==> inputs of garnet <==
## a_filter_approx
module a_filter_approx(
    input [31:0] x_in,
    input clk,
    input [5:0] reset,
    output [31:0] y_out);
Settings: LEC_CHECK=0, ABC_AREA=0, CAP_MARGIN=25, CELL_PAD_IN_SITES_DETAIL_PLACEMENT=1, CORE_ASPECT_RATIO=1.61, CORE_MARGIN=2, CORE_UTILIZATION=40, CTS_CLUSTER_DIAMETER=386, GPL_ROUTABILITY_DRIVEN=1, GPL_TIMING_DRIVEN=1, HOLD_SLACK_MARGIN=0.22, MIN_ROUTING_LAYER=met1, PLACE_DENSITY_LB_ADDON=0.1, SETUP_SLACK_MARGIN=3.09, SLEW_MARGIN=20, TNS_END_PERCENT=65; clock period 14.5 ns.
run.sh (not shown) runs the stock make flow with config.mk's settings and CLKGATE_MAP_FILE=.
==> xenon (differences from garnet) <==
==> flow/config.mk (replaced) <==
export PLATFORM = sky130hd
export DESIGN_NAME = a_filter_approx
export DESIGN_NICKNAME = a_filter_approx
export VERILOG_FILES = /design/flow/design.v
export SDC_FILE = /design/flow/constraint.sdc
export NUM_CORES = 4
export LEC_CHECK = 0
export CAP_MARGIN = 20
export CORE_MARGIN = 2
export CORE_UTILIZATION = 72
export PLACE_DENSITY_LB_ADDON = 0.21
export SLEW_MARGIN = 20
==> flow/constraint.sdc (replaced) <==
create_clock -name core_clock -period 7.88 [get_ports {clk}]
set_input_delay 1.5760 -clock core_clock [delete_from_list [all_inputs] [get_ports {clk}]]
set_output_delay 1.5760 -clock core_clock [all_outputs]
set_load 0.01 [all_outputs]
==> willow (differences from garnet) <==
==> flow/config.mk (replaced) <==
export PLATFORM = sky130hd
export DESIGN_NAME = a_filter_approx
export DESIGN_NICKNAME = a_filter_approx
export VERILOG_FILES = /design/flow/design.v
export SDC_FILE = /design/flow/constraint.sdc
export NUM_CORES = 4
export LEC_CHECK = 0
export CAP_MARGIN = 20
export CORE_MARGIN = 2
export CORE_UTILIZATION = 65
export SETUP_SLACK_MARGIN = -0.16
export SLEW_MARGIN = 20
==> flow/constraint.sdc (replaced) <==
create_clock -name core_clock -period 6.87 [get_ports {clk}]
set_input_delay 1.3740 -clock core_clock [delete_from_list [all_inputs] [get_ports {clk}]]
set_output_delay 1.3740 -clock core_clock [all_outputs]
set_load 0.01 [all_outputs]
==> comparison <==
- willow completed, yet does not pass: setup timing. xenon went through all stages and came out clean. garnet finished clean.
- Hold slack, lowest first: willow, garnet, xenon.
- Non-clock buffer count: willow > xenon > garnet.
- In synthesized cell count, xenon and willow do not differ.
- Flip-flop count is the same in xenon and willow.
- Of garnet and xenon, garnet has the higher final cell count (gap 10%, measured against xenon).
- Of willow and garnet, willow has the higher design area (gap about 3.6%, measured against garnet).
- The highest setup slack belongs to garnet, the lowest to willow.
- Between willow and xenon, the lower sequential share of layout area is in willow (gap 0.98 points).

==> run Z <==
a_filter_approx again, from the RTL that the note above started with.
Design a_filter_approx, start of the top module:
module a_filter_approx(
    input [31:0] x_in,
    input clk,
    input [5:0] reset,
    output [31:0] y_out);
export LEC_CHECK = 0
export ABC_AREA = 1
export CAP_MARGIN = 20
export CORE_MARGIN = 2
export CORE_UTILIZATION = 72
export CTS_CLUSTER_DIAMETER = 392
export CTS_CLUSTER_SIZE = 96
export PLACE_DENSITY = 0.39
export SLEW_MARGIN = 20
create_clock -name core_clock -period 5.94 [get_ports {clk}]
==> run M: changes against run Z <==
ABC_AREA = default   (was 1)
CORE_UTILIZATION = 17   (was 72)
CTS_CLUSTER_DIAMETER = default   (was 392)
CTS_CLUSTER_SIZE = default   (was 96)
PLACE_DENSITY = default   (was 0.39)
==> flow/constraint.sdc (replaced) <==
create_clock -name core_clock -period 14.0 [get_ports {clk}]
set_input_delay 2.8000 -clock core_clock [delete_from_list [all_inputs] [get_ports {clk}]]
set_output_delay 2.8000 -clock core_clock [all_outputs]
set_load 0.01 [all_outputs]
==> reports/qor.rpt <==
==================================================================
Die Footprint                                           72400 um^2
Status                                                stopped before the end
Step where the flow halted                            global routing (5_1_grt)
Count of instantiated cells in the yosys netlist              6994
Synth top area cells                                  dfxtp_1, ha_1, fa_1
Die X-Extent                                                269 um
Tally of unique sky130hd cells used after synthesis             60
Error text reported by the tool                       [ERROR GRT-0232] Routing congestion too high. Check the congestion heatmap in the GUI.
==================================================================
-- figures above: run Z

==> reports/qor.rpt <==
===============================================================
Synth top area cells                               dfxtp_1, ha_1, fa_1
Die X-Extent                                             511 um
Die Footprint                                       261000 um^2
Status                                             finished clean
Count of instantiated cells in the yosys netlist           5048
===============================================================
-- figures above: run M


==> inputs of run a <==
a_filter_approx again, from the RTL that the note above started with.
==> flow/config.mk <==
export PLATFORM = sky130hd
export DESIGN_NAME = a_filter_approx
export DESIGN_NICKNAME = a_filter_approx
export VERILOG_FILES = /design/flow/design.v
export SDC_FILE = /design/flow/constraint.sdc
export NUM_CORES = 4
export LEC_CHECK = 0
export CAP_MARGIN = 15
export CORE_MARGIN = 2
export CORE_UTILIZATION = 72
export SETUP_SLACK_MARGIN = 1.43
export SLEW_MARGIN = 20
export TNS_END_PERCENT = 10
==> flow/constraint.sdc <==
create_clock -name core_clock -period 6.33 [get_ports {clk}]
set_input_delay 1.2660 -clock core_clock [delete_from_list [all_inputs] [get_ports {clk}]]
set_output_delay 1.2660 -clock core_clock [all_outputs]
set_load 0.01 [all_outputs]
==> inputs of run b, as changes to run a <==
- CAP_MARGIN: 15 -> 20
- CORE_UTILIZATION: 72 -> 63
- SETUP_SLACK_MARGIN: 1.43 -> unset
- TNS_END_PERCENT: 10 -> unset
==> flow/constraint.sdc (replaced) <==
create_clock -name core_clock -period 8.15 [get_ports {clk}]
set_input_delay 1.6300 -clock core_clock [delete_from_list [all_inputs] [get_ports {clk}]]
set_output_delay 1.6300 -clock core_clock [all_outputs]
set_load 0.01 [all_outputs]
==> results <==
Run status: run a failed layout checks; run b no timing/DRC/antenna violations
Reasons for failing layout checks: run a setup timing; run b -
Vias after detailed routing: run a 37600; run b 32600
Number of nets at the end of the flow: run a 6405; run b 6105
Routed wire length: run a 123000 um; run b 92500 um
Starting Density: run a 72.6%; run b 63.7%
Setup TNS Final: run a -14.82 ns; run b 0 ns
Setup slack, reg-to-reg: run a -0.25 ns; run b 0.82 ns
Clock buffers: run a 75; run b 68
Number of violations reported at the end of detailed-routing iteration 0: run a 2975; run b 1513
Flop share of the area: run a 20.3%; run b 22.8%
Row cnt: run a 90; run b 96
Highest routed layer: run a met5; run b met4
Log Warnings: run a 48; run b 46
Worst clock skew: run a 0.0342 ns; run b 0.0216 ns
Clock latency on the worst-skew pair: run a 0.66 ns; run b 0.64 ns
Met3 Usage GRT: run a 4.67%; run b 2.45%
Total of plain and repair buffers excluding clock buffers: run a 392; run b 92
Met2 WL: run a 62000 um; run b 45800 um
Vias in the first global route: run a 37800; run b 32200
Weighted congestion reported at the end of routability-driven placement: run a 0.945; run b 0.894
Stage delay of the slowest cell on the critical path: run a 0.48 ns; run b 0.54 ns

==> v39 <==
Starting RTL as in the previous note.
export LEC_CHECK = 0
export CAP_MARGIN = 20
export CORE_MARGIN = 2
export CORE_UTILIZATION = 72
export PLACE_DENSITY_LB_ADDON = 0.21
export SETUP_SLACK_MARGIN = 2.35
export SLEW_MARGIN = 20
create_clock -name core_clock -period 7.88 [get_ports {clk}]
==> v21 (differences from v39) <==
Settings changed: ABC_AREA from default to 1, CAP_MARGIN 20 to 40, HOLD_SLACK_MARGIN from default to 0.29, PLACE_DENSITY_LB_ADDON 0.21 to default, SETUP_SLACK_MARGIN 2.35 to -0.42.
==> flow/constraint.sdc (replaced) <==
create_clock -name core_clock -period 5.45 [get_ports {clk}]
set_input_delay 1.0900 -clock core_clock [delete_from_list [all_inputs] [get_ports {clk}]]
set_output_delay 1.0900 -clock core_clock [all_outputs]
set_load 0.01 [all_outputs]
==> v17 (differences from v39) <==
Settings changed: CORE_UTILIZATION 72 to 40, PLACE_DENSITY_LB_ADDON 0.21 to default, SETUP_SLACK_MARGIN 2.35 to default.
==> flow/constraint.sdc (replaced) <==
create_clock -name core_clock -period 9.35 [get_ports {clk}]
set_input_delay 1.8700 -clock core_clock [delete_from_list [all_inputs] [get_ports {clk}]]
set_output_delay 1.8700 -clock core_clock [all_outputs]
set_load 0.01 [all_outputs]
==> v18 (differences from v39) <==
Settings changed: CORE_UTILIZATION 72 to 40, MIN_ROUTING_LAYER from default to met2, PLACE_DENSITY_LB_ADDON 0.21 to default, SETUP_SLACK_MARGIN 2.35 to default.
==> flow/constraint.sdc (replaced) <==
create_clock -name core_clock -period 14.5 [get_ports {clk}]
set_input_delay 2.9000 -clock core_clock [delete_from_list [all_inputs] [get_ports {clk}]]
set_output_delay 2.9000 -clock core_clock [all_outputs]
set_load 0.01 [all_outputs]
==> qor summary <==
Status: v18 complete, no violations; v39 finished with violations; v17 complete, no violations; v21 stopped before the end
Last stage reached: v18 -; v39 -; v17 -; v21 global routing
Violated checks: v18 -; v39 negative setup slack; v17 -; v21 -
Worst-skew pair later-pin latency: v18 630 ps; v39 660 ps; v17 620 ps; v21 -
Maximum net fanout on the critical path: v18 7; v39 8; v17 7; v21 -
Num sequential: v18 544; v39 544; v17 544; v21 -
Reg clk slew, reported paths: v18 70 ps; v39 60 ps; v17 60 ps; v21 -
Post-synthesis cell area: v18 43800 um^2; v39 43800 um^2; v17 43800 um^2; v21 50600 um^2
Reg2Reg Setup Slack: v18 6840 ps; v39 1120 ps; v17 1810 ps; v21 -
Y dimension of the die: v18 335 um; v39 251 um; v17 335 um; v21 269 um
Via count of the routed design: v18 45423; v39 37669; v17 32296; v21 -
Register cell area after layout: v18 10900 um^2; v39 11000 um^2; v17 10900 um^2; v21 -
Count of cells resized by post-cts repair: v18 0; v39 432; v17 0; v21 401
Mapped Avg Cell Area: v18 8.67 um^2; v39 8.67 um^2; v17 8.67 um^2; v21 7.23 um^2
Total half-perimeter wirelength after legalization and detailed placement: v18 76100 um; v39 74900 um; v17 74600 um; v21 132000 um
Drt initial violations: v18 5345; v39 3425; v17 1322; v21 -
Origin of the worst min-delay path: v18 fifth_stage.Samples_in1[12]; v39 fifth_stage.Samples_in1[2]; v17 fifth_stage.Samples_in1[9]; v21 -
Adder and majority gate portion of the synthesized area: v18 31.7%; v39 31.7%; v17 31.7%; v21 27.4%
Footprint of the multi-input gates: v18 29100 um^2; v39 32900 um^2; v17 29100 um^2; v21 -
Data buffer area share: v18 1.49%; v39 4.20%; v17 1.48%; v21 -
TritonCTS clock tree: v18 yes; v39 yes; v17 yes; v21 -
Flip-flop and latch share of the layout cell area: v18 22.5%; v39 20.9%; v17 22.6%; v21 -
DRC viols: v18 0; v39 0; v17 0; v21 -
